==> inputs of wip/willow <==
// battle_ship
module battle_ship(
      input wire clk,			 
      input wire clr,
      input wire btnU,
      input wire btnD,
      input wire btnR,
      input wire btnL,
      input wire sel,
	    input sw,
      output wire [2:0] red,	 
      output wire [2:0] green,   
      output wire [1:0] blue,	     
      output wire [3:0] an,
      output wire [7:0] seg,
      output wire hsync,		 
      output wire vsync			 
	);
	wire clock_4Hz = clk;
	wire clock_25Mhz = clk;
	wire turn;
	wire phase;
  wire finish;
	wire [27: 0] pships;
	wire [27: 0] cships;
  wire [27: 0] c_curr_guess;
  wire [27: 0] p_curr_guess;
	assign cships = 28'b1000000100010000000000010000;
	wire db_btnR;
	wire db_btnL;
	wire db_btnU;
	wire db_btnD;
	wire db_btnSel;
	wire db_btnRst;
	debouncer db_r(
    .clk (clock_4Hz),
		.rst (clr),
    .btn_in (btnR),
    .btn_out (db_btnR)
	);
	debouncer db_l(
		.clk (clock_4Hz),
		.rst (clr),
		.btn_in (btnL),
		.btn_out (db_btnL)
	);
	debouncer db_u(
		.clk (clock_4Hz),
		.rst (clr),
		.btn_in (btnU),
		.btn_out (db_btnU)
	);
	debouncer db_d(
		.clk (clock_4Hz),
		.rst (clr),
		.btn_in (btnD),
		.btn_out (db_btnD)
	);
	debouncer db_sel(
		.clk (clock_4Hz),
		.rst (clr),
		.btn_in (sel),
		.btn_out (db_btnSel)
	);
	assign db_btnRst = clr;
	wire [27:0] cguess;
	wire [27:0] pguess;
	vga640x480 myDisplay(
		.clk(clock_25Mhz),
		.rst(clr),
		.phase(phase),
    .finish (finish),
		.cships(cships),
		.pships(pships),
		.hsync(hsync),
		.vsync(vsync),
		.cguess(cguess),
		.pguess(pguess),
		.red(red),
		.green(green),
		.blue(blue)
	);
	select_phase confirm_select(
		.clk (clock_4Hz),
		.rst (clr),
		.sel (db_btnSel),
		.seg (seg),
		.an (an),
		.phase (phase),
		.pships (pships)
	);
	select mySelections(
		.clk (clock_4Hz),
		.rst (db_btnRst),     	 
		.phase (phase),   		 
		.sel  (db_btnSel),     	 
		.btnU (db_btnU),
		.btnR (db_btnR),
		.btnL (db_btnL),
		.btnD (db_btnD),
		.seg (seg),
		.an (an)
	);
  correct_guess_counter correct_guesses(
      .clk (clock_4Hz),
      .rst (clr),
      .sel (db_btnSel),
      .phase(phase),
      .sw (sw),
      .c_curr_guess (c_curr_guess),
      .p_curr_guess (p_curr_guess),
      .cships (cships),
      .pships (pships),
      .finish (finish)
  ); 
	game_phase myGame(     
		.clk (clock_4Hz),
		.sel (db_btnSel),    
		.rst (db_btnRst),
		.phase (phase),	
		.sw (sw),
  ...
export LEC_CHECK = 0
export CAP_MARGIN = 20
export CELL_PAD_IN_SITES_DETAIL_PLACEMENT = 2
export CELL_PAD_IN_SITES_GLOBAL_PLACEMENT = 1
export CORE_ASPECT_RATIO = 1.1
export CORE_MARGIN = 10
export CORE_UTILIZATION = 58
export GPL_ROUTABILITY_DRIVEN = 0
export GPL_TIMING_DRIVEN = 0
export MAX_ROUTING_LAYER = met5
export PLACE_DENSITY_LB_ADDON = 0.11
export SLEW_MARGIN = 20
create_clock -name core_clock -period 8.5 [get_ports {clk}]
run.sh (not shown) runs the stock make flow with config.mk's settings and CLKGATE_MAP_FILE=.
==> inputs of wip/lagoon, as changes to wip/willow <==
Settings changed: CELL_PAD_IN_SITES_DETAIL_PLACEMENT 2 to default, CELL_PAD_IN_SITES_GLOBAL_PLACEMENT 1 to default, CORE_ASPECT_RATIO 1.1 to default, CORE_MARGIN 10 to 2, CORE_UTILIZATION 58 to 66, GPL_ROUTABILITY_DRIVEN 0 to default, GPL_TIMING_DRIVEN 0 to default, MAX_ROUTING_LAYER met5 to default, PLACE_DENSITY_LB_ADDON 0.11 to default, SETUP_SLACK_MARGIN from default to -0.3.
==> flow/constraint.sdc (replaced) <==
create_clock -name core_clock -period 3.25 [get_ports {clk}]
set_input_delay 0.6500 -clock core_clock [delete_from_list [all_inputs] [get_ports {clk}]]
set_output_delay 0.6500 -clock core_clock [all_outputs]
set_load 0.01 [all_outputs]
==> results <==
Mean instance size in the synthesized netlist: wip/lagoon 7.51 um2; wip/willow 7.51 um2
Tally of buffers added on design ports: wip/lagoon 28; wip/willow 28
Number of standard cells reported by yosys: wip/lagoon 1848; wip/willow 1848
Number of distinct standard cells referenced by the synthesized netlist: wip/lagoon 103; wip/willow 103
Die extent in y: wip/lagoon 149 um; wip/willow 182 um
Leading cell type by number of instances after synthesis: wip/lagoon sky130_fd_sc_hd__nor2_1; wip/willow sky130_fd_sc_hd__nor2_1
Adder Share, Synth: wip/lagoon 0.0357; wip/willow 0.0357
Share of the core filled by cells before placement: wip/lagoon 0.667; wip/willow 0.588
Synth warn: wip/lagoon 7; wip/willow 7
Most used flip-flop cell: wip/lagoon sky130_fd_sc_hd__dfxtp_1; wip/willow sky130_fd_sc_hd__dfxtp_1
Number of nets produced by synthesis: wip/lagoon 1895; wip/willow 1895
CORE AREA: wip/lagoon 20800 um2; wip/willow 23600 um2
Die ar.: wip/lagoon 22200 um2; wip/willow 30500 um2
Simple-gate share of the synthesized area: wip/lagoon 0.283; wip/willow 0.283
Site Rows: wip/lagoon 53; wip/willow 59
Outcome: wip/lagoon failed layout checks; wip/willow aborted with a tool error
Last stage reached: wip/lagoon -; wip/willow detailed placement (3_5_place_dp)
Violated checks: wip/lagoon setup timing; wip/willow -
Share of the synthesized netlist area taken by xor and xnor gates: wip/lagoon 0.0240; wip/willow 0.0240
Die W: wip/lagoon 149 um; wip/willow 167 um
Post-synthesis instance total: wip/lagoon 1848; wip/willow 1848
Post-synth regs: wip/lagoon 237; wip/willow 237
Max-area cell share: wip/lagoon 0.342; wip/willow 0.342
Synth async-reset ratio: wip/lagoon 0; wip/willow 0
Cell type with the largest total area after synthesis: wip/lagoon sky130_fd_sc_hd__dfxtp_1; wip/willow sky130_fd_sc_hd__dfxtp_1
Mapped cell area: wip/lagoon 13900 um2; wip/willow 13900 um2
Register area share after synthesis: wip/lagoon 0.342; wip/willow 0.342
Multiplexer share: wip/lagoon 0.00658; wip/willow 0.00658

---

==> run a <==
battle_ship again, from the RTL that the note above started with.
make LEC_CHECK=0 CAP_MARGIN=20 CORE_MARGIN=2 CORE_UTILIZATION=65 CTS_CLUSTER_DIAMETER=28 SETUP_SLACK_MARGIN=1.17 SLEW_MARGIN=20 TNS_END_PERCENT=5 finish   # period 4.26 ns
==> run b: changes against run a <==
--- a/flow/config.mk
+++ b/flow/config.mk
@@ -7,8 +7,7 @@
 export LEC_CHECK = 0
+export ABC_AREA = 1
 export CAP_MARGIN = 20
 export CORE_MARGIN = 2
-export CORE_UTILIZATION = 65
-export CTS_CLUSTER_DIAMETER = 28
-export SETUP_SLACK_MARGIN = 1.17
+export CORE_UTILIZATION = 64
 export SLEW_MARGIN = 20
-export TNS_END_PERCENT = 5
+export TNS_END_PERCENT = 10
==> flow/constraint.sdc (replaced) <==
create_clock -name core_clock -period 3.78 [get_ports {clk}]
set_input_delay 0.7560 -clock core_clock [delete_from_list [all_inputs] [get_ports {clk}]]
set_output_delay 0.7560 -clock core_clock [all_outputs]
set_load 0.01 [all_outputs]
==> run c: changes against run a <==
--- a/flow/config.mk
+++ b/flow/config.mk
@@ -9,6 +9,4 @@
 export CORE_MARGIN = 2
-export CORE_UTILIZATION = 65
-export CTS_CLUSTER_DIAMETER = 28
-export SETUP_SLACK_MARGIN = 1.17
+export CORE_UTILIZATION = 72
+export SETUP_SLACK_MARGIN = -0.22
 export SLEW_MARGIN = 20
-export TNS_END_PERCENT = 5
==> flow/constraint.sdc (replaced) <==
create_clock -name core_clock -period 3.58 [get_ports {clk}]
set_input_delay 0.7160 -clock core_clock [delete_from_list [all_inputs] [get_ports {clk}]]
set_output_delay 0.7160 -clock core_clock [all_outputs]
set_load 0.01 [all_outputs]
==> run d: changes against run a <==
--- a/flow/config.mk
+++ b/flow/config.mk
@@ -7,8 +7,7 @@
 export LEC_CHECK = 0
+export ABC_AREA = 1
 export CAP_MARGIN = 20
 export CORE_MARGIN = 2
-export CORE_UTILIZATION = 65
-export CTS_CLUSTER_DIAMETER = 28
-export SETUP_SLACK_MARGIN = 1.17
+export CORE_UTILIZATION = 72
 export SLEW_MARGIN = 20
-export TNS_END_PERCENT = 5
+export TNS_END_PERCENT = 15
==> flow/constraint.sdc (replaced) <==
create_clock -name core_clock -period 13.4 [get_ports {clk}]
set_input_delay 2.6800 -clock core_clock [delete_from_list [all_inputs] [get_ports {clk}]]
set_output_delay 2.6800 -clock core_clock [all_outputs]
set_load 0.01 [all_outputs]
==> summary of the runs <==
- Run b finished but failed the layout checks on negative setup slack. Run a finished with timing, DRC and antenna clean. Run d finished with timing, DRC and antenna clean. Run c completed, yet does not pass: negative setup slack.
- Of run d and run c, run c has the higher combinational power (gap about 80%, measured against run c).
- First-iteration DRC count, highest first: run c, run b, run a, run d.
- The clock power of run b is 3.6 times that of run d.
- Against run a, the design area of run c is lower by about 6%.
- Die area: run d < run c < run a < run b.
==> figures <==
| metric | run a | run d | run c | run b |
|---|---|---|---|---|
| Amount of wire on met3 after detailed routing | 7560 um | 4790 um | 8490 um | 6430 um |
| Die width | 150 um | 143 um | 143 um | 151 um |
| Outcome | complete, no violations | complete, no violations | failed layout checks | failed layout checks |
| Reasons for failing layout checks | - | - | negative setup slack | negative setup slack |
| Met3 usage in global routing | 0.109 | 0.0912 | 0.166 | 0.0880 |
| Dpl hpwl | 36300 um | 31600 um | 37800 um | 36900 um |
| Min Tclk post-route | 3820 ps | 6050 ps | 4080 ps | 5100 ps |
| Number of global-route vias before repair | 14900 | 13700 | 15400 | 16200 |
| Synth Area in Simple Gates | 0.283 | 0.302 | 0.283 | 0.302 |
| Leakage component of the power | 6.54 nW | 6.55 nW | 6.34 nW | 8.66 nW |
| Fraction of standard cell area in multi-input logic | 0.521 | 0.486 | 0.526 | 0.409 |
| Internal Power | 5.55 mW | 1.18 mW | 4.80 mW | 4.44 mW |
| Post-synth cell types | 103 | 58 | 103 | 58 |

---

==> inputs of pepper <==
battle_ship again, from the RTL that the note above started with.
Settings: LEC_CHECK=0, ABC_AREA=1, CAP_MARGIN=20, CORE_MARGIN=2, CORE_UTILIZATION=68, SETUP_SLACK_MARGIN=0.9, SLEW_MARGIN=20; clock period 3.32 ns.
==> inputs of onyx, as changes to pepper <==
Settings changed: ABC_AREA 1 to not set, CORE_UTILIZATION 68 to 40, SETUP_SLACK_MARGIN 0.9 to not set.
==> flow/constraint.sdc (replaced) <==
create_clock -name core_clock -period 3.92 [get_ports {clk}]
set_input_delay 0.7840 -clock core_clock [delete_from_list [all_inputs] [get_ports {clk}]]
set_output_delay 0.7840 -clock core_clock [all_outputs]
set_load 0.01 [all_outputs]
==> comparison table <==
Run status: onyx timing/DRC/antenna clean; pepper aborted with a tool error
Last stage reached: onyx -; pepper 4_1_cts
Yosys Instances: onyx 1848; pepper 2191
Floorplan Nets: onyx 1895; pepper 2238
Complex Gates by Area: onyx 25.8%; pepper 17.4%
Proportion of netlist area held by the largest area contributor: onyx 34.2%; pepper 34.2%
Die width: onyx 190 um; pepper 147 um
Chip area line of the yosys report: onyx 13900 sq um; pepper 13900 sq um
Fp util: onyx 40.4%; pepper 69.0%
Pre-CTS setup slack: onyx 0.0828 ns; pepper -1.66 ns
Number of placement rows: onyx 68; pepper 52
Placed insts: onyx 2368; pepper 2898
Cell area after placement: onyx 15300 sq um; pepper 18000 sq um
Parity-gate share of the synthesized area counting xor and xnor cells: onyx 2.40%; pepper 1.71%
Most frequent cell after synthesis: onyx sky130_fd_sc_hd__nor2_1; pepper sky130_fd_sc_hd__nand2_1
HPWL after DPL: onyx 40.4 mm; pepper 39.6 mm
Number of distinct library cells after synthesis: onyx 103; pepper 58
Global placer's final weighted congestion: onyx 1.06; pepper 1.10
Core area: onyx 34400 sq um; pepper 20100 sq um
Post-synth design cell area: onyx 13900 sq um; pepper 13900 sq um
Fraction of synthesized area in multiplexers: onyx 0.658%; pepper 0%
Post-synthesis share of cell area spent on full adders, half adders and majority gates: onyx 3.57%; pepper 3.57%
Synth Area per Inst: onyx 7.51 sq um; pepper 6.33 sq um
Vertical die dimension: onyx 190 um; pepper 147 um
Sequential element share of the synthesized area: onyx 34.2%; pepper 34.2%
Die outline area: onyx 36200 sq um; pepper 21500 sq um
Syn Inst Count: onyx 1848; pepper 2191

---

==> trial 25 <==
Starting RTL as in the previous note.
Settings: LEC_CHECK=0, CAP_MARGIN=20, CORE_MARGIN=2, CORE_UTILIZATION=71, CTS_CLUSTER_SIZE=46, PLACE_DENSITY=0.65, SETUP_SLACK_MARGIN=1.67, SLEW_MARGIN=20; clock period 6.78 ns.
==> build 3: changes against trial 25 <==
--- a/flow/config.mk
+++ b/flow/config.mk
@@ -7,8 +7,6 @@
 export LEC_CHECK = 0
 export CAP_MARGIN = 20
 export CORE_MARGIN = 2
-export CORE_UTILIZATION = 71
-export CTS_CLUSTER_SIZE = 46
-export PLACE_DENSITY = 0.65
-export SETUP_SLACK_MARGIN = 1.67
+export CORE_UTILIZATION = 68
+export CTS_CLUSTER_DIAMETER = 30
 export SLEW_MARGIN = 20
==> flow/constraint.sdc (replaced) <==
create_clock -name core_clock -period 3.24 [get_ports {clk}]
set_input_delay 0.6480 -clock core_clock [delete_from_list [all_inputs] [get_ports {clk}]]
set_output_delay 0.6480 -clock core_clock [all_outputs]
set_load 0.01 [all_outputs]
==> build 7: changes against trial 25 <==
--- a/flow/config.mk
+++ b/flow/config.mk
@@ -7,8 +7,5 @@
 export LEC_CHECK = 0
 export CAP_MARGIN = 20
 export CORE_MARGIN = 2
-export CORE_UTILIZATION = 71
-export CTS_CLUSTER_SIZE = 46
-export PLACE_DENSITY = 0.65
-export SETUP_SLACK_MARGIN = 1.67
+export CORE_UTILIZATION = 40
 export SLEW_MARGIN = 20
==> flow/constraint.sdc (replaced) <==
create_clock -name core_clock -period 4.75 [get_ports {clk}]
set_input_delay 0.9500 -clock core_clock [delete_from_list [all_inputs] [get_ports {clk}]]
set_output_delay 0.9500 -clock core_clock [all_outputs]
set_load 0.01 [all_outputs]
==> comparison <==
- Of trial 25 and build 7, trial 25 has the higher worst hold slack (gap 24 ps).
- Synthesized cell count is the same in trial 25 and build 3.
- In trial 25 the fmax is smaller than in build 7, by 11%.
- Of build 7 and trial 25, build 7 has the higher non-clock buffer count (gap 25).
- Trial 25 completed without violations. Build 7 produced a clean layout. Build 3 stopped in global routing (5_1_grt).
- Against build 7, the via count of trial 25 is higher by about 8%.
- Sequential power: trial 25 is lower than build 7 (about 30%).
- Total power: build 7 is higher than trial 25 (39%).
- Against build 7, the sequential share of layout area of trial 25 is higher by 0.82 points.
- Die area: build 3 is larger than trial 25 (about 4.3%).
==> figures <==
|  | build 7 | trial 25 | build 3 |
|---|---|---|---|
| Final Util | 44.7% | 77.4% | - |
| Post-layout net count | 1886 | 1860 | - |
| Placeable core area | 34400 sq um | 19300 sq um | 20100 sq um |
| Crit path capture type | flip-flop | flip-flop | - |
| Clock-net power | 2.04 mW | 1.50 mW | - |
| Leading power group | registers | clock | - |
| Power of the sequential group | 2.10 mW | 1.48 mW | - |
| Share of the final layout cell area in sequential cells | 30.9% | 31.7% | - |
| Fraction of power consumed by sequential logic | 44.0% | 43.0% | - |
| Number of hold violations in the final report | 0 | 0 | - |
| Vias per inst | 6.14 | 7.31 | - |
| Flop-to-flop setup slack | 450 ps | 1970 ps | - |
| Floorplan die area | 36200 sq um | 20700 sq um | 21600 sq um |
| Status | complete, no violations | complete, no violations | did not finish |
| Last stage reached | - | - | global routing (5_1_grt) |
| Setup-failing EPs final | 0 | 0 | - |
| Area occupied by multi-input gates | 8440 sq um | 8440 sq um | - |
| Combinational gate count | 1470 | 1470 | - |
| Register clock-pin slew on the reported worst setup and hold paths | 60 ps | 70 ps | - |
| Bufs w/o clock | 74 | 49 | - |
| End of the worst hold path | db_u.dff2.Q | db_sel.dff2.Q | - |
Power figures rest on the tool's default switching activity, not on a simulated workload.
